===== flow/constraint.sdc =====
create_clock -name core_clock -period 4.28 [get_ports {HCLK}]
set_input_delay 0.8560 -clock core_clock [delete_from_list [all_inputs] [get_ports {HCLK}]]
set_output_delay 0.8560 -clock core_clock [all_outputs]
set_load 0.01 [all_outputs]

===== flow/design.v =====
module ahb_slave_controller (
    input  wire        HCLK,         
    input  wire        HRESETn,      
    input  wire        HWRITE,       
    input  wire [1:0]  HTRANS,       
    input  wire        HSEL,         
    input  logic [31:0] HADDR,       
    input  logic [2:0]  HSIZE,       
    input  logic [2:0]  HBURST,      
    input  logic [3:0]  HPROT,       
    input  logic        HMASTLOCK,   
    input  logic [3:0]  HWSTRB,      
    input  logic [31:0] HWDATA,      
    output logic       HREADY,       
    output logic       HRESP,        
    output logic [31:0] HRDATA,      
    output logic [31:0] addr,        
    output logic [2:0]  size,        
    output logic [2:0]  burst,       
    output logic [3:0]  prot,        
    output logic        mastlock,    
    output logic [3:0]  strb,        
    output logic [31:0] write_data,  
    input  logic [31:0] read_data,   
    output logic        write_read,  
    output logic        transfer_valid,  
    input  logic        error_flag   
);
    logic trans_type_reg;
    logic addr_phase_valid;
    logic data_phase_valid;
    typedef enum logic [1:0] {
        IDLE = 2'b00,
        DATA_PHASE = 2'b01,
        ERROR = 2'b10
    } state_t;
    state_t state, next_state;
    assign addr_phase_valid = HSEL && (HTRANS == 2'b10 || HTRANS == 2'b11);
    assign data_phase_valid = (state == DATA_PHASE);
    always_ff @(posedge HCLK or negedge HRESETn) begin
        if (!HRESETn) begin
            trans_type_reg <= 1'b0;
            addr <= 32'b0;
            size <= 3'b0;
            burst <= 3'b0;
            prot <= 4'b0;
            mastlock <= 1'b0;
            strb <= 4'b0;
        end else begin
            if (addr_phase_valid && HREADY) begin
                trans_type_reg <= HWRITE;
                addr <= HADDR;
                size <= HSIZE;
                burst <= HBURST;
                prot <= HPROT;
                mastlock <= HMASTLOCK;
                strb <= HWSTRB;
            end
        end
    end
    assign write_data = HWDATA;
    assign HRDATA = read_data;
    always_ff @(posedge HCLK or negedge HRESETn) begin
        if (!HRESETn) begin
            state <= IDLE;
        end else begin
            state <= next_state;
        end
    end
    always_comb begin
        write_read = 1'b0;
        transfer_valid = 1'b0;
        HRESP = 1'b0;
        HREADY = 1'b1;
        next_state = state;
        case (state)
            IDLE: begin
                if (addr_phase_valid) begin
                    next_state = DATA_PHASE;
                    HREADY = 1'b1;  
                end
            end
            DATA_PHASE: begin
                write_read = trans_type_reg;  
                transfer_valid = 1'b1;        
                if (error_flag) begin
                    HRESP = 1'b1;            
                    next_state = ERROR;
                    HREADY = 1'b0;           
                end else if (addr_phase_valid) begin
                    next_state = DATA_PHASE;  
                    HREADY = 1'b1;
                end else begin
                    next_state = IDLE;       
                    HREADY = 1'b1;
                end
            end
            ERROR: begin
                HRESP = 1'b1;        
                HREADY = 1'b1;       
                if (addr_phase_valid)
                    next_state = DATA_PHASE;
                else
                    next_state = IDLE;
            end
            default: begin
                next_state = IDLE;
            end
        endcase
    end
endmodule
module ahb_slave_reg_file (
    input  logic        HCLK,         
    input  logic        HRESETn,      
    input  logic [31:0] addr,         
    input  logic [2:0]  size,         
    input  logic [2:0]  burst,        
    input  logic [3:0]  prot,         
    input  logic        mastlock,     
    input  logic [3:0]  strb,         
    input  logic [31:0] write_data,   
    output logic [31:0] read_data,    
    input  logic        write_read,      
    input  logic        transfer_valid,  
    output logic        error_flag,   
    output logic [31:0] tdr_o,        
    output logic [31:0] lcr_o,        
    output logic [31:0] ocr_o,        
    output logic [31:0] fcr_o,        
    output logic [31:0] ier_o,        
    output logic [31:0] hcr_o,        
    input  logic [31:0] rdr_i,        
    input  logic [31:0] lsr_i,        
    input  logic [31:0] iir_i         
);
    logic [31:0] addr_reg;
    logic [2:0]  size_reg;
    logic [3:0]  strb_reg;
    assign addr_reg = addr;
    assign size_reg = size;
    assign strb_reg = strb;
    typedef enum logic [11:0] {
        ADDR_TDR = 12'h000,
        ADDR_RDR = 12'h004,
        ADDR_LCR = 12'h008,
        ADDR_OCR = 12'h00C,
        ADDR_LSR = 12'h010,
        ADDR_FCR = 12'h014,
        ADDR_IER = 12'h018,
        ADDR_IIR = 12'h01C,
        ADDR_HCR = 12'h020
    } apb_addr_e;
    function automatic logic check_alignment(input logic [31:0] address, input logic [2:0] transfer_size);
        case (transfer_size)
            3'b000: check_alignment = 1'b1;                     
            3'b001: check_alignment = (address[0] == 1'b0);     
            3'b010: check_alignment = (address[1:0] == 2'b00);  
            default: check_alignment = 1'b0;                    
        endcase
    endfunction
    always_comb begin
        error_flag = 1'b0;
        if (transfer_valid) begin
            if (addr_reg[31:12] != 20'h0 || 
                (addr_reg[11:0] != ADDR_TDR && 
                 addr_reg[11:0] != ADDR_RDR && 
                 addr_reg[11:0] != ADDR_LCR && 
                 addr_reg[11:0] != ADDR_OCR && 
                 addr_reg[11:0] != ADDR_LSR && 
                 addr_reg[11:0] != ADDR_FCR && 
                 addr_reg[11:0] != ADDR_IER && 
                 addr_reg[11:0] != ADDR_IIR && 
                 addr_reg[11:0] != ADDR_HCR)) begin
                error_flag = 1'b1;
            end
            if (!check_alignment(addr_reg, size_reg)) begin
                error_flag = 1'b1;
            end
            if (size_reg > 3'b010) begin  
                error_flag = 1'b1;
            end
            if (write_read && (addr_reg[11:0] == ADDR_RDR || 
                              addr_reg[11:0] == ADDR_LSR || 
                              addr_reg[11:0] == ADDR_IIR)) begin
                error_flag = 1'b1;
            end
        end
    end
    always_ff @(posedge HCLK or negedge HRESETn) begin
        if (!HRESETn) begin
            tdr_o <= 32'b0;
            lcr_o <= 32'b0;
            ocr_o <= 32'b0;
            fcr_o <= 32'b0;
            ier_o <= 32'b0;
            hcr_o <= 32'b0;
        end else if (write_read && !error_flag && transfer_valid) begin
            unique case (addr_reg[11:0])
                ADDR_TDR: begin
                    if (strb_reg[0]) tdr_o[7:0]   <= write_data[7:0];
                    if (strb_reg[1]) tdr_o[15:8]  <= write_data[15:8];
                    if (strb_reg[2]) tdr_o[23:16] <= write_data[23:16];
                    if (strb_reg[3]) tdr_o[31:24] <= write_data[31:24];
                end
                ADDR_LCR: begin
                    if (strb_reg[0]) lcr_o[7:0]   <= write_data[7:0];
                    if (strb_reg[1]) lcr_o[15:8]  <= write_data[15:8];
                    if (strb_reg[2]) lcr_o[23:16] <= write_data[23:16];
                    if (strb_reg[3]) lcr_o[31:24] <= write_data[31:24];
                end
                ADDR_OCR: begin
                    if (strb_reg[0]) ocr_o[7:0]   <= write_data[7:0];
                    if (strb_reg[1]) ocr_o[15:8]  <= write_data[15:8];
                    if (strb_reg[2]) ocr_o[23:16] <= write_data[23:16];
                    if (strb_reg[3]) ocr_o[31:24] <= write_data[31:24];
                end
                ADDR_FCR: begin
                    if (strb_reg[0]) fcr_o[7:0]   <= write_data[7:0];
                    if (strb_reg[1]) fcr_o[15:8]  <= write_data[15:8];
                    if (strb_reg[2]) fcr_o[23:16] <= write_data[23:16];
                    if (strb_reg[3]) fcr_o[31:24] <= write_data[31:24];
                end
                ADDR_IER: begin
                    if (strb_reg[0]) ier_o[7:0]   <= write_data[7:0];
                    if (strb_reg[1]) ier_o[15:8]  <= write_data[15:8];
                    if (strb_reg[2]) ier_o[23:16] <= write_data[23:16];
                    if (strb_reg[3]) ier_o[31:24] <= write_data[31:24];
                end
                ADDR_HCR: begin
                    if (strb_reg[0]) hcr_o[7:0]   <= write_data[7:0];
                    if (strb_reg[1]) hcr_o[15:8]  <= write_data[15:8];
                    if (strb_reg[2]) hcr_o[23:16] <= write_data[23:16];
                    if (strb_reg[3]) hcr_o[31:24] <= write_data[31:24];
                end
                default: ;  
            endcase
        end
    end
    always_comb begin
        read_data = 32'b0;
        if (!write_read && !error_flag && transfer_valid) begin
            unique case (addr_reg[11:0])
                ADDR_TDR: read_data = tdr_o;
                ADDR_RDR: read_data = rdr_i;
                ADDR_LCR: read_data = lcr_o;
                ADDR_OCR: read_data = ocr_o;
                ADDR_LSR: read_data = lsr_i;
                ADDR_FCR: read_data = fcr_o;
                ADDR_IER: read_data = ier_o;
                ADDR_IIR: read_data = iir_i;
                ADDR_HCR: read_data = hcr_o;
                default: read_data = 32'b0;
            endcase
        end
    end
endmodule
module ahb_slave (
    input  wire        HCLK,         
    input  wire        HRESETn,      
    input  wire [31:0] HADDR,        
    input  wire        HWRITE,       
    input  wire [2:0]  HSIZE,        
    input  wire [2:0]  HBURST,       
    input  wire [3:0]  HPROT,        
    input  wire [1:0]  HTRANS,       
    input  wire        HMASTLOCK,    
    input  wire        HSEL,         
    input  wire [31:0] HWDATA,       
    output wire [31:0] HRDATA,       
    output wire        HREADY,       
    output wire        HRESP,        
    input  wire [3:0]  HWSTRB,       
    output wire [31:0] tdr_o,        
    output wire [31:0] lcr_o,        
    output wire [31:0] ocr_o,        
    output wire [31:0] fcr_o,        
    output wire [31:0] ier_o,        
    output wire [31:0] hcr_o,        
    input  wire [31:0] rdr_i,        
    input  wire [31:0] lsr_i,        
    input  wire [31:0] iir_i         
);
    logic        write_read;      
    logic        error_flag;      
    logic        transfer_valid;  
    logic [31:0] addr;            
    logic [2:0]  size;            
    logic [2:0]  burst;           
    logic [3:0]  prot;            
    logic        mastlock;        
    logic [3:0]  strb;            
    logic [31:0] write_data;      
    logic [31:0] read_data;       
    ahb_slave_controller u_controller (
        .HCLK(HCLK),
        .HRESETn(HRESETn),
        .HWRITE(HWRITE),
        .HTRANS(HTRANS),
        .HSEL(HSEL),
        .HADDR(HADDR),
        .HSIZE(HSIZE),
        .HBURST(HBURST),
        .HPROT(HPROT),
        .HMASTLOCK(HMASTLOCK),
        .HWSTRB(HWSTRB),
        .HWDATA(HWDATA),
        .HREADY(HREADY),
        .HRESP(HRESP),
        .HRDATA(HRDATA),
        .addr(addr),
        .size(size),
        .burst(burst),
        .prot(prot),
        .mastlock(mastlock),
        .strb(strb),
        .write_data(write_data),
        .read_data(read_data),
        .write_read(write_read),
        .transfer_valid(transfer_valid),
        .error_flag(error_flag)
    );
    ahb_slave_reg_file u_reg_file (
        .HCLK(HCLK),
        .HRESETn(HRESETn),
        .addr(addr),
        .size(size),
        .burst(burst),
        .prot(prot),
        .mastlock(mastlock),
        .strb(strb),
        .write_data(write_data),
        .read_data(read_data),
        .write_read(write_read),
        .transfer_valid(transfer_valid),
        .error_flag(error_flag),
        .tdr_o(tdr_o),
        .lcr_o(lcr_o),
        .ocr_o(ocr_o),
        .fcr_o(fcr_o),
        .ier_o(ier_o),
        .hcr_o(hcr_o),
        .rdr_i(rdr_i),
        .lsr_i(lsr_i),
        .iir_i(iir_i)
    );
endmodule

===== flow/config.mk =====
export PLATFORM = sky130hd
export DESIGN_NAME = ahb_slave
export DESIGN_NICKNAME = ahb_slave
export VERILOG_FILES = /design/flow/design.v
export SDC_FILE = /design/flow/constraint.sdc
export NUM_CORES = 4
export LEC_CHECK = 0
export CAP_MARGIN = 20
export CORE_MARGIN = 2
export CORE_UTILIZATION = 68
export CTS_CLUSTER_SIZE = 37
export SETUP_SLACK_MARGIN = 0.85
export SLEW_MARGIN = 20

===== flow/run.sh =====
#!/bin/bash
# the make line also repeats each setting of config.mk as NAME=value (left out here)
make -C /OpenROAD-flow-scripts/flow DESIGN_CONFIG=/design/flow/config.mk WORK_HOME=/design/flow/orfs CLKGATE_MAP_FILE= finish

==> results of run 1 <==
through the flow:
stage,power (mW),utilization [%],hold WS (ns),cell area (um2),instances
3_5_place_dp,3.844,94.19,0.5225,17090,1651
2_1_floorplan,3.116,-,0.4941,12700,1054
3_3_place_gp,3.738,94.19,0.5098,17090,1651
==> results.cfg, run 1 <==
; flow metrics
[synthesis]
post-synth-top-area-fraction_pct = 46.12
fp_nets = 1235
synth_compound_gate_area_share_pct = 14.47
yosys_most_used_dff = sky130_fd_sc_hd__dfrtp_1
synth.cellmix.simpleShare_pct = 13.80
post-synth-top-area-cell = sky130_fd_sc_hd__dfrtp_1
yosysSeqAreaShare_pct = 46.32
synth.lib_cells_used.distinct = 72
synth.cell_area_um2 = 12700
commonest_cells_in_the_synthesized_netlist = sky130_fd_sc_hd__dfrtp_1, sky130_fd_sc_hd__mux2_2, sky130_fd_sc_hd__nand2_1
synth-edff-count = 0
yosys.cell_count.top_type = sky130_fd_sc_hd__dfrtp_1
synth_async_sr_flop_share_pct = 100.0
synth_area_per_cell_um2 = 12.05
synth-adder-area-share_pct = 0
synthTopLogicFamily = multiplexers
synth-seq-cells = 235
topCellsByArea = sky130_fd_sc_hd__dfrtp_1, sky130_fd_sc_hd__mux2_2, sky130_fd_sc_hd__mux2_4
synth_chip_area_um2 = 12700
yosysWarningCount = 2
post_synthesis_cells = 1054
synthMuxAreaShare_pct = 22.09
yosysCellCount = 1054
synth_xor_xnor_area_share_pct = 0.06898

[die]
design.die.area_um2 = 19780
floorplan.initialDensity_pct = 69.97
floorplan.core_area_um2 = 18150
die_height_um = 140.6
row_count = 49
dieWidth_um = 140.6
num_io_pins = 407

[run_status]
stop_stage = 4_1_cts
outcome = did not finish
stop_error = [ERROR DPL-0038] Utilization greater than 100%, impossible to legalize

[placed_design]
place.gp.congestion = 0.9351
io_buffer_count = 397
preCtsSetupSlack_ns = 0.2636
place.detailed.hpwl_um = 39660
==> run 2, diff against run 1 <==
- ABC_AREA: unset -> 1
- CORE_UTILIZATION: 68 -> 69
- CTS_CLUSTER_SIZE: 37 -> 53
- MAX_ROUTING_LAYER: unset -> met4
- PLACE_DENSITY_LB_ADDON: unset -> 0.27
- SETUP_SLACK_MARGIN: 0.85 -> unset
- SLEW_MARGIN: 20 -> 10
- clock period: 4.28 -> 3.32 ns (I/O delays scaled with it)
==> results.cfg, run 2 <==
; flow metrics
[synthesis]
synth_area_per_cell_um2 = 7.342
synth_async_sr_flop_share_pct = 100.0
synth_compound_gate_area_share_pct = 2.680
post-synth-top-area-fraction_pct = 48.43
yosysWarningCount = 2
post-synth-top-area-cell = sky130_fd_sc_hd__dfrtp_1
synthMuxAreaShare_pct = 0
fp_nets = 1828
commonest_cells_in_the_synthesized_netlist = sky130_fd_sc_hd__nand2_1, sky130_fd_sc_hd__nand3_1, sky130_fd_sc_hd__dfrtp_1
synth-adder-area-share_pct = 0
synthTopLogicFamily = simple AND/OR/NAND/NOR gates
synth.cell_area_um2 = 12090
synth-seq-cells = 235
topCellsByArea = sky130_fd_sc_hd__dfrtp_1, sky130_fd_sc_hd__nand2_1, sky130_fd_sc_hd__nand3_1
yosys.cell_count.top_type = sky130_fd_sc_hd__nand2_1
post_synthesis_cells = 1647
yosys_most_used_dff = sky130_fd_sc_hd__dfrtp_1
synth_xor_xnor_area_share_pct = 0
synth-edff-count = 0
synth.lib_cells_used.distinct = 28
synth.cellmix.simpleShare_pct = 43.66
synth_chip_area_um2 = 12090
yosysCellCount = 1647
yosysSeqAreaShare_pct = 48.64

[die]
row_count = 48
floorplan.initialDensity_pct = 70.15
die_height_um = 136.4
floorplan.core_area_um2 = 17240
dieWidth_um = 136.4
num_io_pins = 407
design.die.area_um2 = 18600

[run_status]
outcome = did not finish
stop_error = [ERROR FLW-0024] Place density exceeds 1.0 (current PLACE_DENSITY_LB_ADDON =  0.27). Please check if the value of  PLACE_DENSITY_LB_ADDON is between 0 and 0.99.
stop_stage = 3_3_place_gp
==> run 3, diff against run 2 <==
- CORE_UTILIZATION: 69 -> 72
- PLACE_DENSITY_LB_ADDON: 0.27 -> 0.19
- SETUP_SLACK_MARGIN: unset -> 0.9
- SLEW_MARGIN: 10 -> 40
- TNS_END_PERCENT: unset -> 5
- clock period: 3.32 -> 3.77 ns (I/O delays scaled with it)
==> results.cfg, run 3 <==
; flow metrics
[die]
die_height_um = 133.6
row_count = 47
design.die.area_um2 = 17850
num_io_pins = 407
floorplan.initialDensity_pct = 73.17
floorplan.core_area_um2 = 16520
dieWidth_um = 133.6

[run_status]
outcome = did not finish
stop_stage = 3_3_place_gp
stop_error = [ERROR FLW-0024] Place density exceeds 1.0 (current PLACE_DENSITY_LB_ADDON =  0.19). Please check if the value of  PLACE_DENSITY_LB_ADDON is between 0 and 0.99.

[synthesis]
synth-adder-area-share_pct = 0
fp_nets = 1828
synth-seq-cells = 235
yosysCellCount = 1647
post-synth-top-area-fraction_pct = 48.43
synth_area_per_cell_um2 = 7.342
yosys_most_used_dff = sky130_fd_sc_hd__dfrtp_1
synthTopLogicFamily = simple AND/OR/NAND/NOR gates
post_synthesis_cells = 1647
synthMuxAreaShare_pct = 0
synth.cellmix.simpleShare_pct = 43.66
synth_xor_xnor_area_share_pct = 0
commonest_cells_in_the_synthesized_netlist = sky130_fd_sc_hd__nand2_1, sky130_fd_sc_hd__nand3_1, sky130_fd_sc_hd__dfrtp_1
yosys.cell_count.top_type = sky130_fd_sc_hd__nand2_1
synth.lib_cells_used.distinct = 28
yosysWarningCount = 2
synth_compound_gate_area_share_pct = 2.680
synth_async_sr_flop_share_pct = 100.0
post-synth-top-area-cell = sky130_fd_sc_hd__dfrtp_1
synth-edff-count = 0
synth.cell_area_um2 = 12090
synth_chip_area_um2 = 12090
topCellsByArea = sky130_fd_sc_hd__dfrtp_1, sky130_fd_sc_hd__nand2_1, sky130_fd_sc_hd__nand3_1
yosysSeqAreaShare_pct = 48.64
==> run 4, diff against run 3 <==
- ABC_AREA: 1 -> unset
- CORE_UTILIZATION: 72 -> 68
- CTS_CLUSTER_SIZE: 53 -> 74
- HOLD_SLACK_MARGIN: unset -> -0.06
- MAX_ROUTING_LAYER: met4 -> unset
- PLACE_DENSITY_LB_ADDON: 0.19 -> unset
- SETUP_SLACK_MARGIN: 0.9 -> unset
- SLEW_MARGIN: 40 -> 20
- clock period: 3.77 -> 3.56 ns (I/O delays scaled with it)
==> results.cfg, run 4 <==
; flow metrics
[run_status]
outcome = did not finish
stop_stage = 4_1_cts
stop_error = [ERROR DPL-0038] Utilization greater than 100%, impossible to legalize

[placed_design]
placed_cells = 1688
preCtsSetupSlack_ns = -0.1953
place.gp.congestion = 0.9551
place.detailed.hpwl_um = 41830
io_buffer_count = 397

[synthesis]
yosysSeqAreaShare_pct = 46.32
fp_nets = 1235
synth.lib_cells_used.distinct = 72
synth-edff-count = 0
synth-adder-area-share_pct = 0
synth.cell_area_um2 = 12700
post-synth-top-area-fraction_pct = 46.12
commonest_cells_in_the_synthesized_netlist = sky130_fd_sc_hd__dfrtp_1, sky130_fd_sc_hd__mux2_2, sky130_fd_sc_hd__nand2_1
synth_compound_gate_area_share_pct = 14.47
yosysCellCount = 1054
synthMuxAreaShare_pct = 22.09
synth.cellmix.simpleShare_pct = 13.80
synth-seq-cells = 235
yosys.cell_count.top_type = sky130_fd_sc_hd__dfrtp_1
synth_async_sr_flop_share_pct = 100.0
topCellsByArea = sky130_fd_sc_hd__dfrtp_1, sky130_fd_sc_hd__mux2_2, sky130_fd_sc_hd__mux2_4
post_synthesis_cells = 1054
synth_chip_area_um2 = 12700
synth_xor_xnor_area_share_pct = 0.06898
yosysWarningCount = 2
post-synth-top-area-cell = sky130_fd_sc_hd__dfrtp_1
synth_area_per_cell_um2 = 12.05
yosys_most_used_dff = sky130_fd_sc_hd__dfrtp_1
synthTopLogicFamily = multiplexers

[die]
die_height_um = 140.6
floorplan.initialDensity_pct = 69.97
design.die.area_um2 = 19780
row_count = 49
floorplan.core_area_um2 = 18150
dieWidth_um = 140.6
num_io_pins = 407
==> run 4: metrics by stage <==
step                instance area [um2]  utilization [%]
floorplan                         12700                -
global placement                  17470            96.27
detailed placement                17470            96.27
==> run 5, diff against run 4 <==
- CORE_UTILIZATION: 68 -> 32
- CTS_CLUSTER_SIZE: 74 -> unset
- GPL_TIMING_DRIVEN: unset -> 0
- HOLD_SLACK_MARGIN: -0.06 -> unset
- PLACE_DENSITY_LB_ADDON: unset -> 0.13
- TNS_END_PERCENT: 5 -> unset
- clock period: 3.56 -> 7.99 ns (I/O delays scaled with it)
==> results.cfg, run 5 <==
; generated from flow reports
[clock_tree]
clkSinkCount = 235
clock_insertion_delay_worst_skew_ns = 0.57
cts.hold.buffers_added = 0
number_of_buffers_created_by_cts = 29
post_cts_resize_count = 0
clock_tree.htree_level_count = 1
cts-root-to-sink-buffers = 3
cts_tree = built
cts.clk_slew.worst_paths_ns = 0.06
cts.repair_timing.setup_buffer_count = 0
clock_tree.root_cell = sky130_fd_sc_hd__clkbuf_16

[synthesis]
yosys.cell_count.top_type = sky130_fd_sc_hd__dfrtp_1
yosys_most_used_dff = sky130_fd_sc_hd__dfrtp_1
fp_nets = 1235
yosysCellCount = 1054
topCellsByArea = sky130_fd_sc_hd__dfrtp_1, sky130_fd_sc_hd__mux2_2, sky130_fd_sc_hd__mux2_4
yosysSeqAreaShare_pct = 46.32
post-synth-top-area-fraction_pct = 46.12
yosysWarningCount = 2
post-synth-top-area-cell = sky130_fd_sc_hd__dfrtp_1
synth.lib_cells_used.distinct = 72
post_synthesis_cells = 1054
synthTopLogicFamily = multiplexers
synth-adder-area-share_pct = 0
synth-seq-cells = 235
synth_chip_area_um2 = 12700
synth_async_sr_flop_share_pct = 100.0
synth_compound_gate_area_share_pct = 14.47
synth_xor_xnor_area_share_pct = 0.06898
synthMuxAreaShare_pct = 22.09
commonest_cells_in_the_synthesized_netlist = sky130_fd_sc_hd__dfrtp_1, sky130_fd_sc_hd__mux2_2, sky130_fd_sc_hd__nand2_1
synth.cellmix.simpleShare_pct = 13.80
synth_area_per_cell_um2 = 12.05
synth-edff-count = 0
synth.cell_area_um2 = 12700

[pwr]
power.density_cell_area_nw_per_um2 = 185.0
p_comb_mw = 0.686
p_leak_nw = 7.298
seq_power_share_pct = 40.0
combinational_power_share_pct = 20.1
seq-power_mw = 1.37
vdd.ir_drop.worst_mv = 0.1436
total_switching_power_mw = 0.9885
clk-power_mw = 1.36
internal-power_mw = 2.423
switching_share_pct = 28.97
power_leader = sequential cells
power.share.clock_pct = 39.8
total_power_mw = 3.412

[routing]
avgRoutedWirePerCell_um = 30.02
via_per_inst = 5.627
drt_first_pass_iters = 7
detailroute.wirelength.met2_um = 28240
drt-initial-drc-count = 723
antenna_violating_nets_post_route = 0
wl_met1_um = 25450
drc = 0
highest_layer = met5
dr_total_vias = 11420
detailroute.wirelength.met3_um = 4742
wirelength_um = 60940

[die]
floorplan.core_area_um2 = 38920
floorplan.initialDensity_pct = 32.63
row_count = 72
design.die.area_um2 = 41290
dieWidth_um = 203.2
num_io_pins = 407
die_height_um = 203.2

[timing]
finalSetupTns_ns = 0
finalMaxSlewViolations = 0
grt_setup_unrepaired = false
max-slew-margin-rel_pct = 19.74
final_min_period_over_clock_period_pct = 87.63
finalClockSkew_ns = 0.01638
achievable-frequency_ghz = 0.1428
layout_min_cycle_time_ns = 7.001
setup_violations = 0
report.final.hold_viol_count = 0
transition_time_of_the_tightest_slew_check_pin_ns = 1.204

[run_status]
outcome = no timing/DRC/antenna violations

[hold_path]
worst_hold_path_depth = 1
min_delay_worst_endpoint = u_reg_file.ocr_o[15]
min_path_type = reg -> reg
timing.hold.worst.start = u_reg_file.ocr_o[15]

[final_layout]
final_net_count = 1671
layout-area-overhead-vs-synth_pct = 45.24

[critical_path]
startpoint = u_controller.addr[4]
cp_cell_sequence = clkbuf_1 > nor2b_1 > nand3_1 > buf_2 > nor2_1 > clkbuf_1 > a22oi_1 > a31oi_1 > clkdlybuf4s50_1
worst_path_most_repeated_cell = sky130_fd_sc_hd__clkbuf_1
setup.worst_path.end_class = primary output
critPathTopFamily = buffers and inverters
rr_endpoint = u_reg_file.ier_o[6]
worstSetupStartpointType = flip-flop
critPathMaxFanout = 10
worst_reg_to_reg_setup_slack_ns = 4.43
cp.required_ns = 6.39
cp_num_cells = 9
critPathBufInv = 4
cp.arrival_ns = 5.40
launch_point_of_the_worst_reg_to_reg_path = u_controller.addr[4]
rr_worst_depth = 7
critical-path-max-stage-delay_ns = 0.92
crit_type = reg -> out
timing.critical_path.to = HRDATA[10]
critPathSlowestCell = sky130_fd_sc_hd__nor2b_1

[global_route]
initial_antenna_violation_count = 4
grt_pass1_vias = 11680
grt_max_degree = 84
grt.overflow.total = 0
grt_first_pass_wirelength_um = 85720
groute.usage.overall_pct = 28.96

[placed_design]
place.detailed.hpwl_um = 44290
place.gp.congestion = 0.8330
io_buffer_count = 397

[job]
tool_warning_count = 35
timing.max_cap.violations = 0
[run 5: layout make-up]
class | count | area (um2)
plain buffers | 81 | 406.6
well taps | 518 | 648.1
multi-input cells | 735 | 6434
repair buffers | 405 | 4088
clock buffers | 42 | 834.6
inverters | 3 | 11.26
fillers | 3679 | 20480
clock inverters | 9 | 132.6
flip-flops and latches | 235 | 5882
diodes | 2 | 5.005
[run 5: metal layers]
layer / track usage (%) / vias to the layer above
met1: 37.38 / 5869
met4: 10.97 / 2
met2: 46.37 / 479
li1: - / 4961
met5: 0 / -
met3: 7.830 / 112
[run 5: through the flow]
stage	setup WS, ns	hold slack (ns)	instances	utilization, %	area, um2
global placement	-5.562	0.5116	1969	44.50	17320
global route	0.8652	0.5485	2029	47.38	18440
detailed placement	1.628	0.5177	1977	44.88	17470
floorplan	3.902	0.4941	1054	-	12700
CTS	1.023	0.5338	2028	47.37	18440
finish	0.9886	0.5310	2030	47.39	18440
==> run 6, diff against run 5 <==
- CORE_UTILIZATION: 32 -> 64
- CTS_CLUSTER_SIZE: unset -> 74
- GPL_TIMING_DRIVEN: 0 -> unset
- HOLD_SLACK_MARGIN: unset -> -0.06
- PLACE_DENSITY_LB_ADDON: 0.13 -> unset
- TNS_END_PERCENT: unset -> 5
- clock period: 7.99 -> 3.54 ns (I/O delays scaled with it)
==> results.cfg, run 6 <==
; flow metrics
[placed_design]
placed_cells = 1719
preCtsSetupSlack_ns = -0.1034
place.gp.congestion = 0.9412
place.detailed.hpwl_um = 37010
io_buffer_count = 397

[die]
floorplan.core_area_um2 = 19460
floorplan.initialDensity_pct = 65.24
num_io_pins = 407
dieWidth_um = 144.9
row_count = 51
design.die.area_um2 = 20980
die_height_um = 144.9

[synthesis]
synth.lib_cells_used.distinct = 72
synthMuxAreaShare_pct = 22.09
post-synth-top-area-cell = sky130_fd_sc_hd__dfrtp_1
yosys_most_used_dff = sky130_fd_sc_hd__dfrtp_1
synth_async_sr_flop_share_pct = 100.0
fp_nets = 1235
synth-adder-area-share_pct = 0
yosysSeqAreaShare_pct = 46.32
synth_compound_gate_area_share_pct = 14.47
yosysCellCount = 1054
synth-seq-cells = 235
yosysWarningCount = 2
post-synth-top-area-fraction_pct = 46.12
synth.cell_area_um2 = 12700
synthTopLogicFamily = multiplexers
topCellsByArea = sky130_fd_sc_hd__dfrtp_1, sky130_fd_sc_hd__mux2_2, sky130_fd_sc_hd__mux2_4
post_synthesis_cells = 1054
synth_chip_area_um2 = 12700
synth_area_per_cell_um2 = 12.05
synth-edff-count = 0
synth_xor_xnor_area_share_pct = 0.06898
synth.cellmix.simpleShare_pct = 13.80
commonest_cells_in_the_synthesized_netlist = sky130_fd_sc_hd__dfrtp_1, sky130_fd_sc_hd__mux2_2, sky130_fd_sc_hd__nand2_1
yosys.cell_count.top_type = sky130_fd_sc_hd__dfrtp_1

[clock_tree]
cts.hold.buffers_added = 0
clkSinkCount = 235
number_of_buffers_created_by_cts = 25
cts-root-to-sink-buffers = 3
clock_tree.root_cell = sky130_fd_sc_hd__clkbuf_16
clock_tree.htree_level_count = 1

[run_status]
stop_error = [ERROR GRT-0116] Global routing finished with congestion. Check the congestion regions in the DRC Viewer.
stop_stage = 5_1_grt
outcome = did not finish

[global_route]
groute.usage.overall_pct = 74.44
grt.overflow.total = 3
-- run 6: layer usage --
metal	GRT overflow	GRT usage, %
met2	1	90.47
met1	0	75.93
met3	0	60.45
met4	2	70.77
met5	0	20.05
-- run 6: stage by stage --
stage | util [%] | hold WS, ns | setup TNS [ns] | instance area, um2
after CTS | 94.73 | 0.1745 | -3.208 | 18440
after floorplan | - | 0.4124 | 0 | 12700
after detailed placement | 89.42 | 0.5175 | -0.8206 | 17400
after global placement | 89.42 | 0.5079 | -0.1273 | 17400
-- run 6: what timing repair did --
| action | CTS |
|---|---|
| endpoints found under the setup margin | 34 |
| resized | 158 |
| buffers inserted | 5 |
| pin swaps | 3 |
==> run 7, diff against run 6 <==
- CORE_UTILIZATION: 64 -> 58
- CTS_CLUSTER_SIZE: 74 -> unset
- HOLD_SLACK_MARGIN: -0.06 -> unset
- SETUP_SLACK_MARGIN: unset -> 0.85
- TNS_END_PERCENT: 5 -> unset
- clock period: 3.54 -> 3.4 ns (I/O delays scaled with it)
==> results.cfg, run 7 <==
; generated from flow reports
[synthesis]
synth_compound_gate_area_share_pct = 14.47
yosysCellCount = 1054
synth_xor_xnor_area_share_pct = 0.06898
yosys.cell_count.top_type = sky130_fd_sc_hd__dfrtp_1
synthTopLogicFamily = multiplexers
post-synth-top-area-cell = sky130_fd_sc_hd__dfrtp_1
synth.lib_cells_used.distinct = 72
synth-adder-area-share_pct = 0
synth.cell_area_um2 = 12700
synth.cellmix.simpleShare_pct = 13.80
post-synth-top-area-fraction_pct = 46.12
synthMuxAreaShare_pct = 22.09
topCellsByArea = sky130_fd_sc_hd__dfrtp_1, sky130_fd_sc_hd__mux2_2, sky130_fd_sc_hd__mux2_4
synth-seq-cells = 235
commonest_cells_in_the_synthesized_netlist = sky130_fd_sc_hd__dfrtp_1, sky130_fd_sc_hd__mux2_2, sky130_fd_sc_hd__nand2_1
synth_area_per_cell_um2 = 12.05
synth_async_sr_flop_share_pct = 100.0
yosysSeqAreaShare_pct = 46.32
yosysWarningCount = 2
synth_chip_area_um2 = 12700
post_synthesis_cells = 1054
fp_nets = 1235
synth-edff-count = 0
yosys_most_used_dff = sky130_fd_sc_hd__dfrtp_1

[placed_design]
io_buffer_count = 397
place.gp.congestion = 0.9219
post_dp_cell_area_um2 = 17880
place.detailed.hpwl_um = 34450
placed_cells = 1740

[pwr]
power.share.clock_pct = 36.4
vdd.ir_drop.worst_mv = 0.4041
total_power_mw = 8.016
total_switching_power_mw = 2.464
p_comb_mw = 1.79
power_leader = sequential cells
combinational_power_share_pct = 22.3
seq-power_mw = 3.31
power.density_cell_area_nw_per_um2 = 402.0
clk-power_mw = 2.92
switching_share_pct = 30.74
seq_power_share_pct = 41.2
internal-power_mw = 5.552
p_leak_nw = 8.620

[critical_path]
worst_reg_to_reg_setup_slack_ns = 0.41
timing.critical_path.to = HRDATA[21]
critPathSlowestCell = sky130_fd_sc_hd__nor4b_2
cp.required_ns = 2.72
critPathMaxFanout = 9
rr_endpoint = u_reg_file.ier_o[5]
cp_cell_sequence = buf_4 > buf_4 > nor4b_2 > buf_4 > a22oi_1 > o22ai_1 > a221oi_1 > a21oi_4 > buf_2
crit_type = reg -> out
critPathBufInv = 4
cp.arrival_ns = 3.13
cp_num_cells = 9
critPathTopFamily = buffers and inverters
rr_worst_depth = 10
startpoint = u_controller.addr[0]
launch_point_of_the_worst_reg_to_reg_path = u_controller.addr[26]
worst_path_most_repeated_cell = sky130_fd_sc_hd__buf_4
worstSetupStartpointType = flip-flop
setup.worst_path.end_class = primary output
critical-path-max-stage-delay_ns = 0.56

[clock_tree]
cts-root-to-sink-buffers = 3
clock_tree.htree_level_count = 1
cts_tree = built
clkSinkCount = 235
clock_insertion_delay_worst_skew_ns = 0.55
cts.clk_slew.worst_paths_ns = 0.07
number_of_buffers_created_by_cts = 26
clock_tree.root_cell = sky130_fd_sc_hd__clkbuf_16

[final_layout]
fillers = 742
stdcell_area_um2 = 19940
layout.area.comb_um2 = 7393
area.sequential_um2 = 5884
final_net_count = 1705
final_cells = 1824
layout-area-overhead-vs-synth_pct = 57.04

[timing]
grt_setup_unrepaired = true
final_min_period_over_clock_period_pct = 112.0
hold_slack_ns = 0.1085
setup_violations = 34
transition_time_of_the_tightest_slew_check_pin_ns = 0.8056
achievable-frequency_ghz = 0.2626
worst_slack_ns = -0.4076
report.final.hold_viol_count = 0
finalSetupTns_ns = -10.62
max-slew-margin-rel_pct = 46.29
layout_min_cycle_time_ns = 3.808
finalMaxSlewViolations = 0
finalClockSkew_ns = 0.02264

[die]
num_io_pins = 407
row_count = 54
dieWidth_um = 152.0
floorplan.core_area_um2 = 21690
floorplan.initialDensity_pct = 58.54
die_height_um = 152.0
design.die.area_um2 = 23090

[global_route]
groute.usage.overall_pct = 48.18
grt_pass1_vias = 13270
grt_first_pass_wirelength_um = 85290
grt_max_degree = 85
grt.overflow.total = 0
initial_antenna_violation_count = 0

[run_status]
failed_checks = setup timing
outcome = complete, but fails checks

[routing]
dr_total_vias = 13440
drt-initial-drc-count = 1897
antenna_violating_nets_post_route = 0
drt_first_pass_iters = 6
avgRoutedWirePerCell_um = 34.67
via_per_inst = 7.366
drc = 0
wirelength_um = 63240
ant_cells = 0

[job]
tool_warning_count = 40
timing.max_cap.violations = 0

[hold_path]
min_path_type = in -> async
==> run 7: layout make-up <==
cell class | count | area share [%]
tap | 280 | 1.757
sequential | 235 | 29.51
clock inverter | 9 | 0.4079
multi-input combinational | 735 | 37.08
inverter | 3 | 0.05648
timing repair buffer | 523 | 27.32
clock buffer | 39 | 3.865
==> run 7: routing by layer <==
metal | part of all wire (%) | vias up | global-route usage [%]
met1 | 32 | 6450 | 57.39
met3 | 14 | 542 | 14.06
li1 | - | 5026 | -
met5 | 0 | - | 0
met2 | 44 | 1418 | 75.48
met4 | 10 | 0 | 33.60
==> run 7: stage by stage <==
stage / utilization (%) / setup WS (ns)
6_report: 91.93 / -0.4076
5_1_grt: 91.93 / -0.4468
4_1_cts: 90.22 / -0.3338
3_5_place_dp: 82.44 / -0.1029
3_3_place_gp: 82.44 / -0.09642
2_1_floorplan: - / 0.3787
==> run 7: repair_timing <==
action | CTS | global route
gates resized | 277 | 46
cloned | 6 | 1
endpoints found under the setup margin | 226 | 232
hold buffers | 0 | 0
buffers inserted | 13 | 16
pin swaps | 14 | 8
==> run 8, diff against run 7 <==
- ABC_AREA: unset -> 1
- CORE_UTILIZATION: 58 -> 57
- CTS_CLUSTER_SIZE: unset -> 53
- PLACE_DENSITY_LB_ADDON: unset -> 0.27
- SETUP_SLACK_MARGIN: 0.85 -> -0.05
- SLEW_MARGIN: 20 -> 10
- clock period: 3.4 -> 2.72 ns (I/O delays scaled with it)
==> results.cfg, run 8 <==
; generated from flow reports
[run_status]
outcome = complete, but fails checks
failed_checks = hold timing, setup timing

[pwr]
seq_power_share_pct = 41.0
seq-power_mw = 3.70
power_leader = clock
power.density_cell_area_nw_per_um2 = 489.5
switching_share_pct = 26.71
combinational_power_share_pct = 16.5
internal-power_mw = 6.627
p_leak_nw = 8.686
power.share.clock_pct = 42.6
total_switching_power_mw = 2.415
p_comb_mw = 1.49
vdd.ir_drop.worst_mv = 0.5972
total_power_mw = 9.042
clk-power_mw = 3.85

[hold_path]
min_path_type = in -> async

[routing]
drt_first_pass_iters = 6
via_per_inst = 6.315
wirelength_um = 56230
dr_total_vias = 15270
drc = 0
drt-initial-drc-count = 2134
antenna_violating_nets_post_route = 0
avgRoutedWirePerCell_um = 23.25

[placed_design]
place.detailed.hpwl_um = 34570
io_buffer_count = 397
place.gp.congestion = 0.9594

[final_layout]
area.sequential_um2 = 5884
final_net_count = 2305
final_util_pct = 88.43
layout-area-overhead-vs-synth_pct = 52.76
layout.area.comb_um2 = 5869
fillers = 1030

[synthesis]
yosysWarningCount = 2
post-synth-top-area-fraction_pct = 48.43
yosysSeqAreaShare_pct = 48.64
synth_xor_xnor_area_share_pct = 0
commonest_cells_in_the_synthesized_netlist = sky130_fd_sc_hd__nand2_1, sky130_fd_sc_hd__nand3_1, sky130_fd_sc_hd__dfrtp_1
synth.cell_area_um2 = 12090
synth_compound_gate_area_share_pct = 2.680
yosys.cell_count.top_type = sky130_fd_sc_hd__nand2_1
synthMuxAreaShare_pct = 0
synth.cellmix.simpleShare_pct = 43.66
synth-edff-count = 0
synth_chip_area_um2 = 12090
synth_async_sr_flop_share_pct = 100.0
post_synthesis_cells = 1647
synth-adder-area-share_pct = 0
synth_area_per_cell_um2 = 7.342
yosysCellCount = 1647
yosys_most_used_dff = sky130_fd_sc_hd__dfrtp_1
synth.lib_cells_used.distinct = 28
synthTopLogicFamily = simple AND/OR/NAND/NOR gates
fp_nets = 1828
synth-seq-cells = 235
post-synth-top-area-cell = sky130_fd_sc_hd__dfrtp_1
topCellsByArea = sky130_fd_sc_hd__dfrtp_1, sky130_fd_sc_hd__nand2_1, sky130_fd_sc_hd__nand3_1

[job]
tool_warning_count = 37
timing.max_cap.violations = 0

[critical_path]
critPathBufInv = 5
critPathMaxFanout = 5
timing.critical_path.to = HRDATA[31]
launch_point_of_the_worst_reg_to_reg_path = u_controller.addr[5]
cp.arrival_ns = 2.67
cp_num_cells = 14
cp_cell_sequence = inv_2 > nand2_2 > nor2_4 > o21ai_1 > nand2_2 > buf_6 > a21oi_4 > nand2_2 > nand2_4 > nand3_4 > buf_12 > clkbuf_16 > nor2_4 > buf_6
rr_worst_depth = 13
critPathTopFamily = simple AND/OR/NAND/NOR gates
rr_endpoint = u_reg_file.ocr_o[25]
startpoint = u_controller.addr[0]
setup.worst_path.end_class = primary output
critPathSlowestCell = sky130_fd_sc_hd__dfrtp_1
critical-path-max-stage-delay_ns = 0.38
worstSetupStartpointType = flip-flop
worst_path_most_repeated_cell = sky130_fd_sc_hd__nand2_2
crit_type = reg -> out
cp.required_ns = 2.18
worst_reg_to_reg_setup_slack_ns = 0

[global_route]
initial_antenna_violation_count = 1
groute.usage.overall_pct = 46.94
grt_max_degree = 97
grt.overflow.total = 0
grt_pass1_vias = 14500
grt_first_pass_wirelength_um = 80430

[die]
die_height_um = 149.6
row_count = 53
floorplan.core_area_um2 = 20890
design.die.area_um2 = 22390
dieWidth_um = 149.6
num_io_pins = 407
floorplan.initialDensity_pct = 57.89

[timing]
hold_slack_ns = -0.03304
max-slew-margin-rel_pct = 60.07
achievable-frequency_ghz = 0.3107
grt_setup_unrepaired = true
finalMaxSlewViolations = 0
worst_slack_ns = -0.4981
setup_violations = 35
layout_min_cycle_time_ns = 3.218
report.final.hold_viol_count = 8
transition_time_of_the_tightest_slew_check_pin_ns = 0.5989
finalClockSkew_ns = 0.01682
final_min_period_over_clock_period_pct = 118.3

[clock_tree]
number_of_buffers_created_by_cts = 24
clock_tree.root_cell = sky130_fd_sc_hd__clkbuf_16
cts-root-to-sink-buffers = 3
clock_insertion_delay_worst_skew_ns = 0.53
cts_tree = built
cts.clk_slew.worst_paths_ns = 0.06
clock_tree.htree_level_count = 1
clkSinkCount = 235
[run 8: routing by layer]
metal	GRT usage (%)	vias up	wire length (um)
met4	32.57	0	5052
li1	-	6366	-
met2	74.52	1455	25410
met5	1.136	-	0
met3	13.08	427	8238
met1	55.34	7022	17520
[run 8: cell type report]
cell class              count  share of cell area (%)
well taps                 275                   1.863
clock inverters             8                   1.043
inverters                  43                  0.8874
diodes                      1                 0.01355
repair buffers            534                   28.63
flip-flops and latches    235                   31.86
clock buffers              36                   3.936
multi-input cells        1286                   31.78
[run 8: what timing repair did]
action | CTS | global route
buffers inserted | 18 | 9
pin swaps | 6 | 7
gates cloned | 3 | 1
endpoints found under the setup margin | 34 | 42
endpoints found under the hold margin | 0 | 0
hold buffers | 0 | 0
resized | 197 | 50
[run 8: through the flow]
step                std cells  hold WS (ns)  setup WS (ns)  cell area (um2)  TNS, ns
global route             2418       0.01971        -0.5477            18470   -15.65
CTS                      2407       0.01195        -0.2812            18190   -8.439
floorplan                1647        0.2484         0.2631            12090        0
finish                   2418      -0.03304        -0.4981            18470   -15.49
global placement         2344        0.4532        -0.1660            17010   -4.161
detailed placement       2344        0.4541        -0.2740            17010   -6.462
==> run 9, diff against run 8 <==
- ABC_AREA: 1 -> unset
- CORE_UTILIZATION: 57 -> 72
- CTS_CLUSTER_SIZE: 53 -> 61
- HOLD_SLACK_MARGIN: unset -> -0.08
- PLACE_DENSITY_LB_ADDON: 0.27 -> 0.25
- SETUP_SLACK_MARGIN: -0.05 -> unset
- SLEW_MARGIN: 10 -> 20
- clock period: 2.72 -> 3.59 ns (I/O delays scaled with it)
==> results.cfg, run 9 <==
; flow metrics
[die]
design.die.area_um2 = 18710
row_count = 48
floorplan.core_area_um2 = 17300
die_height_um = 136.8
num_io_pins = 407
floorplan.initialDensity_pct = 73.41
dieWidth_um = 136.8

[synthesis]
yosysCellCount = 1054
synthMuxAreaShare_pct = 22.09
fp_nets = 1235
topCellsByArea = sky130_fd_sc_hd__dfrtp_1, sky130_fd_sc_hd__mux2_2, sky130_fd_sc_hd__mux2_4
synth.cellmix.simpleShare_pct = 13.80
yosys.cell_count.top_type = sky130_fd_sc_hd__dfrtp_1
synth-edff-count = 0
synthTopLogicFamily = multiplexers
synth_compound_gate_area_share_pct = 14.47
post-synth-top-area-cell = sky130_fd_sc_hd__dfrtp_1
synth_area_per_cell_um2 = 12.05
post_synthesis_cells = 1054
synth-seq-cells = 235
post-synth-top-area-fraction_pct = 46.12
synth_async_sr_flop_share_pct = 100.0
yosysSeqAreaShare_pct = 46.32
synth.cell_area_um2 = 12700
synth-adder-area-share_pct = 0
synth.lib_cells_used.distinct = 72
yosys_most_used_dff = sky130_fd_sc_hd__dfrtp_1
yosysWarningCount = 2
commonest_cells_in_the_synthesized_netlist = sky130_fd_sc_hd__dfrtp_1, sky130_fd_sc_hd__mux2_2, sky130_fd_sc_hd__nand2_1
synth_xor_xnor_area_share_pct = 0.06898
synth_chip_area_um2 = 12700

[run_status]
stop_error = [ERROR FLW-0024] Place density exceeds 1.0 (current PLACE_DENSITY_LB_ADDON =  0.25). Please check if the value of  PLACE_DENSITY_LB_ADDON is between 0 and 0.99.
stop_stage = 3_3_place_gp
outcome = did not finish
==> run 10, diff against run 9 <==
- CORE_UTILIZATION: 72 -> 58
- CTS_CLUSTER_DIAMETER: unset -> 29
- CTS_CLUSTER_SIZE: 61 -> 50
- HOLD_SLACK_MARGIN: -0.08 -> unset
- PLACE_DENSITY_LB_ADDON: 0.25 -> unset
- SETUP_SLACK_MARGIN: unset -> 0.85
- clock period: 3.59 -> 2.94 ns (I/O delays scaled with it)
==> results.cfg, run 10 <==
; flow metrics
[run_status]
outcome = did not finish
stop_stage = 5_1_grt
stop_error = [ERROR DPL-0038] Utilization greater than 100%, impossible to legalize

[synthesis]
yosys_most_used_dff = sky130_fd_sc_hd__dfrtp_1
synth_chip_area_um2 = 12700
fp_nets = 1235
yosysCellCount = 1054
yosys.cell_count.top_type = sky130_fd_sc_hd__dfrtp_1
synth_async_sr_flop_share_pct = 100.0
synth_compound_gate_area_share_pct = 14.47
topCellsByArea = sky130_fd_sc_hd__dfrtp_1, sky130_fd_sc_hd__mux2_2, sky130_fd_sc_hd__mux2_4
post_synthesis_cells = 1054
post-synth-top-area-cell = sky130_fd_sc_hd__dfrtp_1
yosysWarningCount = 2
synth_area_per_cell_um2 = 12.05
synthTopLogicFamily = multiplexers
post-synth-top-area-fraction_pct = 46.12
yosysSeqAreaShare_pct = 46.32
synthMuxAreaShare_pct = 22.09
synth.lib_cells_used.distinct = 72
synth-edff-count = 0
commonest_cells_in_the_synthesized_netlist = sky130_fd_sc_hd__dfrtp_1, sky130_fd_sc_hd__mux2_2, sky130_fd_sc_hd__nand2_1
synth-seq-cells = 235
synth-adder-area-share_pct = 0
synth_xor_xnor_area_share_pct = 0.06898
synth.cellmix.simpleShare_pct = 13.80
synth.cell_area_um2 = 12700

[clock_tree]
clock_tree.htree_level_count = 2
clock_tree.root_cell = sky130_fd_sc_hd__clkbuf_16
cts-root-to-sink-buffers = 3
number_of_buffers_created_by_cts = 49
clkSinkCount = 235

[placed_design]
place.detailed.hpwl_um = 36310
post_dp_cell_area_um2 = 18320
preCtsSetupSlack_ns = -0.4538
place.gp.congestion = 0.9276
placed_cells = 1786
io_buffer_count = 397

[die]
die_height_um = 152.0
dieWidth_um = 152.0
design.die.area_um2 = 23090
row_count = 54
num_io_pins = 407
floorplan.core_area_um2 = 21690
floorplan.initialDensity_pct = 58.54
[run 10: through the flow]
stage,hold WS (ns),utilization [%],power (mW)
3_3_place_gp,0.5092,84.46,5.649
4_1_cts,0.05758,96.69,11.71
2_1_floorplan,0.2924,-,4.551
3_5_place_dp,0.5200,84.46,5.723
[run 10: repair_timing]
| action | in CTS |
|---|---|
| pin swaps | 27 |
| buffers inserted | 16 |
| gates cloned | 6 |
| setup endpoints to repair | 377 |
| resized | 300 |
| hold buffers | 0 |
| endpoints found under the hold margin | 0 |
==> run 11, diff against run 10 <==
- ABC_AREA: unset -> 1
- CORE_ASPECT_RATIO: unset -> 0.5
- CORE_UTILIZATION: 58 -> 66
- CTS_CLUSTER_DIAMETER: 29 -> 364
- CTS_CLUSTER_SIZE: 50 -> 98
- PLACE_DENSITY: unset -> 0.36
- SETUP_SLACK_MARGIN: 0.85 -> 0.68
- TNS_END_PERCENT: unset -> 5
- clock period: 2.94 -> 3.03 ns (I/O delays scaled with it)
==> results.cfg, run 11 <==
; flow metrics
[synthesis]
synth-seq-cells = 235
yosys.cell_count.top_type = sky130_fd_sc_hd__nand2_1
yosysWarningCount = 2
synth-edff-count = 0
post-synth-top-area-cell = sky130_fd_sc_hd__dfrtp_1
synth-adder-area-share_pct = 0
post-synth-top-area-fraction_pct = 48.43
synthTopLogicFamily = simple AND/OR/NAND/NOR gates
synth.cell_area_um2 = 12090
commonest_cells_in_the_synthesized_netlist = sky130_fd_sc_hd__nand2_1, sky130_fd_sc_hd__nand3_1, sky130_fd_sc_hd__dfrtp_1
topCellsByArea = sky130_fd_sc_hd__dfrtp_1, sky130_fd_sc_hd__nand2_1, sky130_fd_sc_hd__nand3_1
synth.lib_cells_used.distinct = 28
synth_xor_xnor_area_share_pct = 0
synth_chip_area_um2 = 12090
fp_nets = 1828
synth_compound_gate_area_share_pct = 2.680
synth.cellmix.simpleShare_pct = 43.66
synth_async_sr_flop_share_pct = 100.0
post_synthesis_cells = 1647
yosysCellCount = 1647
yosys_most_used_dff = sky130_fd_sc_hd__dfrtp_1
synth_area_per_cell_um2 = 7.342
yosysSeqAreaShare_pct = 48.64
synthMuxAreaShare_pct = 0

[die]
design.die.area_um2 = 19490
die_height_um = 99.71
num_io_pins = 407
dieWidth_um = 195.4
floorplan.core_area_um2 = 17650
row_count = 34
floorplan.initialDensity_pct = 68.49

[run_status]
stop_stage = 3_3_place_gp
stop_error = [ERROR GPL-0301] Utilization 101.318 % exceeds 100%.
outcome = did not finish
==> run 12, diff against run 11 <==
- ABC_AREA: 1 -> unset
- CORE_ASPECT_RATIO: 0.5 -> unset
- CORE_UTILIZATION: 66 -> 40
- CTS_CLUSTER_DIAMETER: 364 -> unset
- CTS_CLUSTER_SIZE: 98 -> unset
- PLACE_DENSITY: 0.36 -> unset
- SETUP_SLACK_MARGIN: 0.68 -> unset
- TNS_END_PERCENT: 5 -> unset
- clock period: 3.03 -> 3.25 ns (I/O delays scaled with it)
==> results.cfg, run 12 <==
; generated from flow reports
[critical_path]
launch_point_of_the_worst_reg_to_reg_path = u_controller.size[2]
cp.arrival_ns = 2.95
cp.required_ns = 2.60
setup.worst_path.end_class = primary output
rr_worst_depth = 10
cp_cell_sequence = or4_4 > a2111oi_4 > nand3b_4 > or3b_4 > buf_12 > a31oi_2 > buf_2
critPathTopFamily = simple AND/OR/NAND/NOR gates
critPathBufInv = 2
worst_reg_to_reg_setup_slack_ns = 0.06
rr_endpoint = u_reg_file.ocr_o[25]
worstSetupStartpointType = flip-flop
cp_num_cells = 7
timing.critical_path.to = HRDATA[0]
startpoint = u_controller.size[2]
critPathSlowestCell = sky130_fd_sc_hd__or4_4
critical-path-max-stage-delay_ns = 0.55
crit_type = reg -> out
critPathMaxFanout = 16

[synthesis]
post-synth-top-area-cell = sky130_fd_sc_hd__dfrtp_1
commonest_cells_in_the_synthesized_netlist = sky130_fd_sc_hd__dfrtp_1, sky130_fd_sc_hd__mux2_2, sky130_fd_sc_hd__nand2_1
synth_xor_xnor_area_share_pct = 0.06898
synth_async_sr_flop_share_pct = 100.0
fp_nets = 1235
synth_area_per_cell_um2 = 12.05
yosysSeqAreaShare_pct = 46.32
topCellsByArea = sky130_fd_sc_hd__dfrtp_1, sky130_fd_sc_hd__mux2_2, sky130_fd_sc_hd__mux2_4
yosys_most_used_dff = sky130_fd_sc_hd__dfrtp_1
synth_compound_gate_area_share_pct = 14.47
synth.cellmix.simpleShare_pct = 13.80
post-synth-top-area-fraction_pct = 46.12
synth-seq-cells = 235
synth.lib_cells_used.distinct = 72
synth-edff-count = 0
yosysWarningCount = 2
synth-adder-area-share_pct = 0
synthMuxAreaShare_pct = 22.09
post_synthesis_cells = 1054
yosys.cell_count.top_type = sky130_fd_sc_hd__dfrtp_1
synth_chip_area_um2 = 12700
yosysCellCount = 1054
synthTopLogicFamily = multiplexers
synth.cell_area_um2 = 12700

[routing]
drc = 0
drt_first_pass_iters = 5
via_per_inst = 5.846
antenna_violating_nets_post_route = 0
avgRoutedWirePerCell_um = 26.90
dr_total_vias = 11440
wirelength_um = 52650
drt-initial-drc-count = 905

[placed_design]
placed_cells = 1896
place.gp.congestion = 0.9009
place.detailed.hpwl_um = 38450
io_buffer_count = 397

[final_layout]
final_net_count = 1713
final_cells = 1957
layout-area-overhead-vs-synth_pct = 50.01
final_util_pct = 60.67
fillers = 2596

[run_status]
outcome = complete, but fails checks
failed_checks = setup timing

[die]
floorplan.initialDensity_pct = 40.45
floorplan.core_area_um2 = 31390
row_count = 65
die_height_um = 182.2
design.die.area_um2 = 33180
dieWidth_um = 182.2
num_io_pins = 407

[clock_tree]
cts.clk_slew.worst_paths_ns = 0.07
cts-root-to-sink-buffers = 3
clkSinkCount = 235
number_of_buffers_created_by_cts = 26
clock_tree.root_cell = sky130_fd_sc_hd__clkbuf_16
cts_tree = built
clock_tree.htree_level_count = 1
clock_insertion_delay_worst_skew_ns = 0.54

[timing]
max-slew-margin-rel_pct = 52.46
worst_slack_ns = -0.3508
report.final.hold_viol_count = 0
layout_min_cycle_time_ns = 3.601
finalMaxSlewViolations = 0
transition_time_of_the_tightest_slew_check_pin_ns = 0.7131
achievable-frequency_ghz = 0.2777
grt_setup_unrepaired = true
final_min_period_over_clock_period_pct = 110.8
finalClockSkew_ns = 0.01142
setup_violations = 34

[pwr]
p_comb_mw = 1.71
power_leader = sequential cells
power.density_cell_area_nw_per_um2 = 436.8
total_switching_power_mw = 2.307
seq_power_share_pct = 41.1
internal-power_mw = 6.013
clk-power_mw = 3.19
switching_share_pct = 27.73
vdd.ir_drop.worst_mv = 0.3180
seq-power_mw = 3.42
combinational_power_share_pct = 20.5
power.share.clock_pct = 38.4
p_leak_nw = 7.891

[global_route]
groute.usage.overall_pct = 31.07
grt_max_degree = 68
grt.overflow.total = 0
grt_first_pass_wirelength_um = 77170
initial_antenna_violation_count = 6
grt_pass1_vias = 11670

[hold_path]
min_path_type = in -> async

[job]
timing.max_cap.violations = 0
tool_warning_count = 37
## run 12: repair_timing
item | 4_1_cts | 5_1_grt
hold buffers | 0 | 0
setup endpoints to repair | 34 | 34
hold endpoints to repair | 0 | 0
buffers inserted | 5 | 3
resized | 161 | 8
cloned | 2 | 0
pin swaps | 4 | 0
## run 12: area by class of cell
class,instances,area (um2),area share [%]
multi-input cells,735,6596,34.63
flip-flops and latches,235,5884,30.89
repair buffers,531,5125,26.91
clock buffers,36,759.5,3.987
well taps,402,503.0,2.641
clock inverters,11,157.7,0.8277
inverters,3,11.26,0.05912
diodes,4,10.01,0.05255
## run 12: metrics by stage
step | worst slack (ns) | hold WS, ns | power [mW] | TNS, ns | area, um2
after floorplan | 0.1735 | 0.3544 | 4.104 | 0 | 12700
after global placement | -0.3823 | 0.5125 | 5.112 | -10.34 | 18000
after detailed placement | -0.4222 | 0.5183 | 5.138 | -12.05 | 18000
after CTS | -0.3184 | 0.08944 | 8.327 | -9.302 | 18960
after global routing | -0.4264 | 0.07752 | 8.626 | -12.61 | 19040
final | -0.3508 | 0.05544 | 8.319 | -9.695 | 19050
## run 12: layer usage
metal	vias to the layer above	track usage, %	part of all wire [%]
met5	-	0	0.025
met4	2	9.710	3.3
met3	93	6.825	6.8
met2	440	51.95	48
met1	5860	40.35	42
li1	5045	-	-
==> run 13, diff against run 12 <==
- CORE_ASPECT_RATIO: unset -> 1.68
- CORE_UTILIZATION: 40 -> 39
- GPL_TIMING_DRIVEN: unset -> 0
- MIN_ROUTING_LAYER: unset -> met1
- SLEW_MARGIN: 20 -> 35
- clock period: 3.25 -> 4.53 ns (I/O delays scaled with it)
==> results.cfg, run 13 <==
; generated from flow reports
[run_status]
outcome = no timing/DRC/antenna violations

[global_route]
groute.usage.overall_pct = 34.15
initial_antenna_violation_count = 7
grt.overflow.total = 0
grt_first_pass_wirelength_um = 83870
grt_max_degree = 71
grt_pass1_vias = 11850

[synthesis]
yosys.cell_count.top_type = sky130_fd_sc_hd__dfrtp_1
synth-edff-count = 0
synth_compound_gate_area_share_pct = 14.47
post-synth-top-area-fraction_pct = 46.12
fp_nets = 1235
commonest_cells_in_the_synthesized_netlist = sky130_fd_sc_hd__dfrtp_1, sky130_fd_sc_hd__mux2_2, sky130_fd_sc_hd__nand2_1
yosysSeqAreaShare_pct = 46.32
synthMuxAreaShare_pct = 22.09
post-synth-top-area-cell = sky130_fd_sc_hd__dfrtp_1
synth-adder-area-share_pct = 0
synth_chip_area_um2 = 12700
topCellsByArea = sky130_fd_sc_hd__dfrtp_1, sky130_fd_sc_hd__mux2_2, sky130_fd_sc_hd__mux2_4
synthTopLogicFamily = multiplexers
yosysWarningCount = 2
yosys_most_used_dff = sky130_fd_sc_hd__dfrtp_1
synth.cellmix.simpleShare_pct = 13.80
yosysCellCount = 1054
post_synthesis_cells = 1054
synth.cell_area_um2 = 12700
synth_async_sr_flop_share_pct = 100.0
synth_xor_xnor_area_share_pct = 0.06898
synth.lib_cells_used.distinct = 72
synth-seq-cells = 235
synth_area_per_cell_um2 = 12.05

[pwr]
vdd.ir_drop.worst_mv = 0.3809
switching_share_pct = 29.04
power.share.clock_pct = 38.2
clk-power_mw = 2.24
seq-power_mw = 2.41
seq_power_share_pct = 41.2
power.density_cell_area_nw_per_um2 = 316.5
power_leader = sequential cells
internal-power_mw = 4.155
p_leak_nw = 7.547
total_switching_power_mw = 1.700
combinational_power_share_pct = 20.6
p_comb_mw = 1.20

[placed_design]
io_buffer_count = 397
placed_cells = 1893
place.gp.congestion = 0.9008
post_dp_cell_area_um2 = 17380
place.detailed.hpwl_um = 43420
preCtsSetupSlack_ns = -0.6854

[critical_path]
timing.critical_path.to = HRDATA[4]
crit_type = reg -> out
worst_reg_to_reg_setup_slack_ns = 1.34
cp.required_ns = 3.62
launch_point_of_the_worst_reg_to_reg_path = u_controller.size[2]
rr_endpoint = u_reg_file.hcr_o[6]
critPathBufInv = 4
cp_num_cells = 9
cp.arrival_ns = 3.58
cp_cell_sequence = or4_1 > a2111oi_4 > nand3b_4 > buf_6 > or3b_1 > clkbuf_4 > buf_6 > a21oi_1 > dlygate4sd2_1
worst_path_most_repeated_cell = sky130_fd_sc_hd__buf_6
startpoint = u_controller.size[2]
worstSetupStartpointType = flip-flop
critPathSlowestCell = sky130_fd_sc_hd__or4_1
critPathMaxFanout = 10
rr_worst_depth = 10
critPathTopFamily = simple AND/OR/NAND/NOR gates
setup.worst_path.end_class = primary output
critical-path-max-stage-delay_ns = 0.58

[timing]
finalMaxSlewViolations = 0
setup_violations = 0
report.final.hold_viol_count = 0
finalClockSkew_ns = 0.01512
transition_time_of_the_tightest_slew_check_pin_ns = 0.8742
worst_slack_ns = 0.04207
hold_slack_ns = 0.2608
achievable-frequency_ghz = 0.2228
max-slew-margin-rel_pct = 41.72
layout_min_cycle_time_ns = 4.488
final_min_period_over_clock_period_pct = 99.07

[die]
die_height_um = 237.9
dieWidth_um = 143.2
num_io_pins = 407
design.die.area_um2 = 34070
floorplan.core_area_um2 = 32010
row_count = 85
floorplan.initialDensity_pct = 39.66

[routing]
via_per_inst = 5.921
drt_first_pass_iters = 6
drc = 0
avgRoutedWirePerCell_um = 30.20
antenna_violating_nets_post_route = 0
drt-initial-drc-count = 781
wirelength_um = 59190
dr_total_vias = 11610

[clock_tree]
clock_tree.root_cell = sky130_fd_sc_hd__clkbuf_16
cts.clk_slew.worst_paths_ns = 0.06
cts_tree = built
cts.hold.buffers_added = 0
clock_insertion_delay_worst_skew_ns = 0.55
clkSinkCount = 235
clock_tree.htree_level_count = 1
number_of_buffers_created_by_cts = 26
cts-root-to-sink-buffers = 3

[hold_path]
min_path_type = in -> async

[final_layout]
final_cells = 1960
final_net_count = 1680
layout-area-overhead-vs-synth_pct = 45.68
stdcell_area_um2 = 18500
final_util_pct = 57.78
fillers = 2857

[job]
timing.max_cap.violations = 0
tool_warning_count = 36
[run 13: final cells by class]
class / instances / area [um2] / area share [%]
Tap cell: 435 / 544.3 / 2.942
Inverter: 3 / 11.26 / 0.06088
Clock inverter: 8 / 96.34 / 0.5208
Multi-Input combinational cell: 735 / 6514 / 35.21
Buffer: 80 / 465.4 / 2.516
Clock buffer: 40 / 794.5 / 4.295
Sequential cell: 235 / 5882 / 31.80
Antenna cell: 6 / 15.01 / 0.08117
Timing Repair Buffer: 418 / 4175 / 22.57
[run 13: per-stage QoR]
step | power (mW) | setup TNS (ns)
finish | 5.855 | 0
global route | 6.042 | -0.05785
CTS | 5.869 | -0.002672
detailed placement | 3.625 | -11.08
global placement | 3.596 | -1917.66
floorplan | 2.944 | 0
[run 13: repair_timing]
action                     CTS  global route
gates cloned                 0             0
setup endpoints to repair   32            31
buffers inserted             6             8
resized                     73            10
pin swaps                    5             4
[run 13: layer usage]
layer	GRT usage (%)	up-vias	routed length (um)
li1	-	4994	-
met1	40.04	5941	21590
met2	61.29	539	31120
met3	5.198	130	3753
met4	14.65	2	2716
met5	0	-	13
No activity file was given, so power comes from the tool's default toggle rates.
